==> inputs of job 563 <==
==> flow/design.v (excerpt) <==
module cpu (
    input  clk,
    input  rst_n,
    input  [31:0] instr,
    input  [31:0] ram_data2,
    input  [10:0] start_pc,
    input  [3:0]  reg_addr,   
    output logic         waiting,
    output logic         ram_w_en1,
    output logic         ram_w_en2,
    output logic [10:0]  ram_addr2,
    output logic [31:0]  ram_in2,
    output logic [31:0]  status_out,
    output logic [31:0]  datapath_out,
    output logic [10:0]  pc_out,
    output logic [31:0]  reg_output
);
    logic [31:0] instr_reg;
    logic [3:0]  cond;            
    logic [6:0]  opcode;          
    logic        en_status_decode;  
    logic [3:0]  rn, rd, rs, rm;  
    logic [1:0]  shift_op;        
    logic [4:0]  imm5;            
    logic [11:0] imm12;           
    logic [23:0] imm24;           
    logic        P, U, W;         
    logic [3:0] rt;
    assign rt = rd;
    logic [31:0] status_out_dp;
    logic [31:0] datapath_out_dp;
    logic [31:0] str_data_dp;
    logic [10:0] pc_out_dp;
    logic [31:0] reg_output_dp;
    logic        waiting_ctrl;
    logic        w_en1, w_en2, w_en_ldr, sel_load_LR;
    logic [1:0]  sel_A_in, sel_B_in, sel_shift_in;
    logic        en_A, en_B, en_C, en_S;
    logic        sel_A, sel_B, sel_post_indexing;
    logic [2:0]  ALU_op;
    logic        en_status, status_rdy_ctrl;
    logic        load_ir, load_pc_ctrl;
    logic [1:0]  sel_pc_ctrl;
    logic        ram_w_en1_ctrl, ram_w_en2_ctrl;
    assign waiting = waiting_ctrl;
    assign status_out = status_out_dp;
    assign datapath_out = datapath_out_dp;
    assign pc_out = pc_out_dp;
    assign reg_output = reg_output_dp;
    assign ram_addr2 = datapath_out_dp[10:0];
    assign ram_in2 = str_data_dp;
    assign ram_w_en1 = ram_w_en1_ctrl;
    assign ram_w_en2 = ram_w_en2_ctrl;
    idecoder idecoder(
        .instr(instr_reg),
        .cond(cond),
        .opcode(opcode),
        .en_status(en_status_decode),
        .rn(rn),
        .rd(rd),
        .rs(rs),
        .rm(rm),
        .shift_op(shift_op),
        .imm5(imm5),
        .imm12(imm12),
        .imm24(imm24),
        .P(P),
        .U(U),
        .W(W)
    );
    datapath datapath(
        .clk(clk),
        .rst_n(rst_n),
        .LR_in(ram_data2),
        .sel_load_LR(sel_load_LR),
        .w_addr1(rd),
        .w_en1(w_en1),
  ...
==> flow/config.mk <==
export PLATFORM = sky130hd
export DESIGN_NAME = cpu
export DESIGN_NICKNAME = cpu
export VERILOG_FILES = /design/flow/design.v
export SDC_FILE = /design/flow/constraint.sdc
export NUM_CORES = 4
export LEC_CHECK = 0
export CAP_MARGIN = 30
export CORE_ASPECT_RATIO = 0.91
export CORE_MARGIN = 2
export CORE_UTILIZATION = 61
export GPL_ROUTABILITY_DRIVEN = 1
export MAX_ROUTING_LAYER = met5
export PLACE_DENSITY = 0.64
export SETUP_SLACK_MARGIN = 1.52
export SLEW_MARGIN = 20
export TNS_END_PERCENT = 10
==> flow/constraint.sdc <==
create_clock -name core_clock -period 5.09 [get_ports {clk}]
set_input_delay 1.0180 -clock core_clock [delete_from_list [all_inputs] [get_ports {clk}]]
set_output_delay 1.0180 -clock core_clock [all_outputs]
set_load 0.01 [all_outputs]
run.sh (not shown) runs the stock make flow with config.mk's settings and CLKGATE_MAP_FILE=.
==> inputs of job 8707, as changes to job 563 <==
- CAP_MARGIN: 30 -> 40
- CORE_ASPECT_RATIO: 0.91 -> unset
- CORE_UTILIZATION: 61 -> 72
- CTS_CLUSTER_SIZE: unset -> 33
- GPL_ROUTABILITY_DRIVEN: 1 -> unset
- MAX_ROUTING_LAYER: met5 -> unset
- PLACE_DENSITY: 0.64 -> unset
- SETUP_SLACK_MARGIN: 1.52 -> 2.31
- TNS_END_PERCENT: 10 -> unset
==> flow/constraint.sdc (replaced) <==
create_clock -name core_clock -period 7.78 [get_ports {clk}]
set_input_delay 1.5560 -clock core_clock [delete_from_list [all_inputs] [get_ports {clk}]]
set_output_delay 1.5560 -clock core_clock [all_outputs]
set_load 0.01 [all_outputs]
==> inputs of job 3401, as changes to job 563 <==
- CAP_MARGIN: 30 -> 15
- CORE_ASPECT_RATIO: 0.91 -> unset
- CORE_UTILIZATION: 61 -> 58
- CTS_CLUSTER_SIZE: unset -> 38
- SETUP_SLACK_MARGIN: 1.52 -> 1.73
==> flow/constraint.sdc (replaced) <==
create_clock -name core_clock -period 6.59 [get_ports {clk}]
set_input_delay 1.3180 -clock core_clock [delete_from_list [all_inputs] [get_ports {clk}]]
set_output_delay 1.3180 -clock core_clock [all_outputs]
set_load 0.01 [all_outputs]
==> inputs of job 6971, as changes to job 563 <==
- CAP_MARGIN: 30 -> 40
- CORE_ASPECT_RATIO: 0.91 -> unset
- CORE_UTILIZATION: 61 -> 67
- CTS_CLUSTER_DIAMETER: unset -> 356
- CTS_CLUSTER_SIZE: unset -> 98
- GPL_ROUTABILITY_DRIVEN: 1 -> unset
- MAX_ROUTING_LAYER: met5 -> unset
- PLACE_DENSITY: 0.64 -> 0.41
- SETUP_SLACK_MARGIN: 1.52 -> unset
- TNS_END_PERCENT: 10 -> 5
==> flow/constraint.sdc (replaced) <==
create_clock -name core_clock -period 6.59 [get_ports {clk}]
set_input_delay 1.3180 -clock core_clock [delete_from_list [all_inputs] [get_ports {clk}]]
set_output_delay 1.3180 -clock core_clock [all_outputs]
set_load 0.01 [all_outputs]
==> results <==
Floorplan die width: job 563 298 um; job 3401 292 um; job 8707 262 um; job 6971 272 um
Vertical die dimension: job 563 272 um; job 3401 292 um; job 8707 262 um; job 6971 272 um
H-tree depth reported by CTS: job 563 2; job 3401 3; job 8707 3; job 6971 1
Most common flop cell mapped by yosys: job 563 sky130_fd_sc_hd__edfxtp_1; job 3401 sky130_fd_sc_hd__edfxtp_1; job 8707 sky130_fd_sc_hd__edfxtp_1; job 6971 sky130_fd_sc_hd__edfxtp_1
Number of buffers added by the clock tree synthesis step: job 563 60; job 3401 68; job 8707 67; job 6971 10
PostCTS Resize Cnt: job 563 288; job 3401 401; job 8707 601; job 6971 244
Post-Place Cells: job 563 6390; job 3401 6306; job 8707 5954; job 6971 6172
DPL Wire Length: job 563 162000 um; job 3401 149000 um; job 8707 152000 um; job 6971 161000 um
Run status: job 563 aborted with a tool error; job 3401 complete, but fails checks; job 8707 aborted with a tool error; job 6971 aborted with a tool error
Last stage reached: job 563 5_1_grt; job 3401 -; job 8707 5_1_grt; job 6971 5_1_grt
Violated checks: job 563 -; job 3401 setup timing; job 8707 -; job 6971 -
Floorplan Core Area: job 563 78200 sq um; job 3401 82100 sq um; job 8707 65900 sq um; job 6971 71200 sq um
Pre-CTS setup slack: job 563 -3.18 ns; job 3401 -1.92 ns; job 8707 -0.737 ns; job 6971 -2.02 ns
Yosys stat area: job 563 48000 sq um; job 3401 48000 sq um; job 8707 48000 sq um; job 6971 48000 sq um
Total die area: job 563 81000 sq um; job 3401 85200 sq um; job 8707 68800 sq um; job 6971 73900 sq um
Routability congestion estimate: job 563 1.08; job 3401 1.06; job 8707 1.14; job 6971 1.15
Starting utilization of the core area: job 563 61.4%; job 3401 58.5%; job 8707 72.9%; job 6971 67.4%
Post-CTS Setup Inserts: job 563 28; job 3401 56; job 8707 137; job 6971 27
Post-place instance area: job 563 58800 sq um; job 3401 57700 sq um; job 8707 56400 sq um; job 6971 57600 sq um
Cell Rows: job 563 98; job 3401 105; job 8707 94; job 6971 98

* * *

==> v38: inputs <==
cpu again, from the RTL that the note above started with.
clock: 8.52 ns
lec_check: 0
cap_margin: 40
core_margin: 2
core_utilization: 72
cts_cluster_diameter: 97
cts_cluster_size: 33
setup_slack_margin: 1.15
slew_margin: 20
==> inputs of v39, as changes to v38 <==
==> flow/config.mk (replaced) <==
export PLATFORM = sky130hd
export DESIGN_NAME = cpu
export DESIGN_NICKNAME = cpu
export VERILOG_FILES = /design/flow/design.v
export SDC_FILE = /design/flow/constraint.sdc
export NUM_CORES = 4
export LEC_CHECK = 0
export CAP_MARGIN = 15
export CORE_MARGIN = 2
export CORE_UTILIZATION = 58
export SETUP_SLACK_MARGIN = 1.03
export SLEW_MARGIN = 20
export TNS_END_PERCENT = 5
==> flow/constraint.sdc (replaced) <==
create_clock -name core_clock -period 7.66 [get_ports {clk}]
set_input_delay 1.5320 -clock core_clock [delete_from_list [all_inputs] [get_ports {clk}]]
set_output_delay 1.5320 -clock core_clock [all_outputs]
set_load 0.01 [all_outputs]
==> inputs of v29, as changes to v38 <==
--- a/flow/config.mk
+++ b/flow/config.mk
@@ -8,7 +8,4 @@
 export CAP_MARGIN = 40
 export CORE_MARGIN = 2
-export CORE_UTILIZATION = 72
-export CTS_CLUSTER_DIAMETER = 97
-export CTS_CLUSTER_SIZE = 33
-export SETUP_SLACK_MARGIN = 1.15
+export CORE_UTILIZATION = 43
 export SLEW_MARGIN = 20
==> flow/constraint.sdc (replaced) <==
create_clock -name core_clock -period 11.9 [get_ports {clk}]
set_input_delay 2.3800 -clock core_clock [delete_from_list [all_inputs] [get_ports {clk}]]
set_output_delay 2.3800 -clock core_clock [all_outputs]
set_load 0.01 [all_outputs]
==> inputs of v23, as changes to v38 <==
==> flow/config.mk (replaced) <==
export PLATFORM = sky130hd
export DESIGN_NAME = cpu
export DESIGN_NICKNAME = cpu
export VERILOG_FILES = /design/flow/design.v
export SDC_FILE = /design/flow/constraint.sdc
export NUM_CORES = 4
export LEC_CHECK = 0
export CAP_MARGIN = 15
export CORE_MARGIN = 2
export CORE_UTILIZATION = 66
export CTS_CLUSTER_SIZE = 53
export GPL_ROUTABILITY_DRIVEN = 1
export MAX_ROUTING_LAYER = met4
export PLACE_DENSITY = 0.64
export SLEW_MARGIN = 20
export TNS_END_PERCENT = 10
==> flow/constraint.sdc (replaced) <==
create_clock -name core_clock -period 8.28 [get_ports {clk}]
set_input_delay 1.6560 -clock core_clock [delete_from_list [all_inputs] [get_ports {clk}]]
set_output_delay 1.6560 -clock core_clock [all_outputs]
set_load 0.01 [all_outputs]
==> comparison <==
v23 aborted during global routing on GRT-0232. v39 ran to the end with violations: negative setup slack. v29 ran to the end with no violations. v38 stopped in global routing on GRT-0232. In v39 the first-iteration DRC count is larger than in v29, by 24%. In v39 the final area is higher than in v29, by about 11%. Synthesized cell count is the same in v39 and v38. Between v38 and v29, the lower die area is in v38 (gap 40%, measured against v29). Against v29, the worst hold slack of v39 is better by 2.0 ps. Between v29 and v39, the lower clock power is in v29 (gap about 33%, measured against v39). Against v39, the non-clock buffer count of v29 is lower by 693.
Power figures rest on the tool's default switching activity, not on a simulated workload.
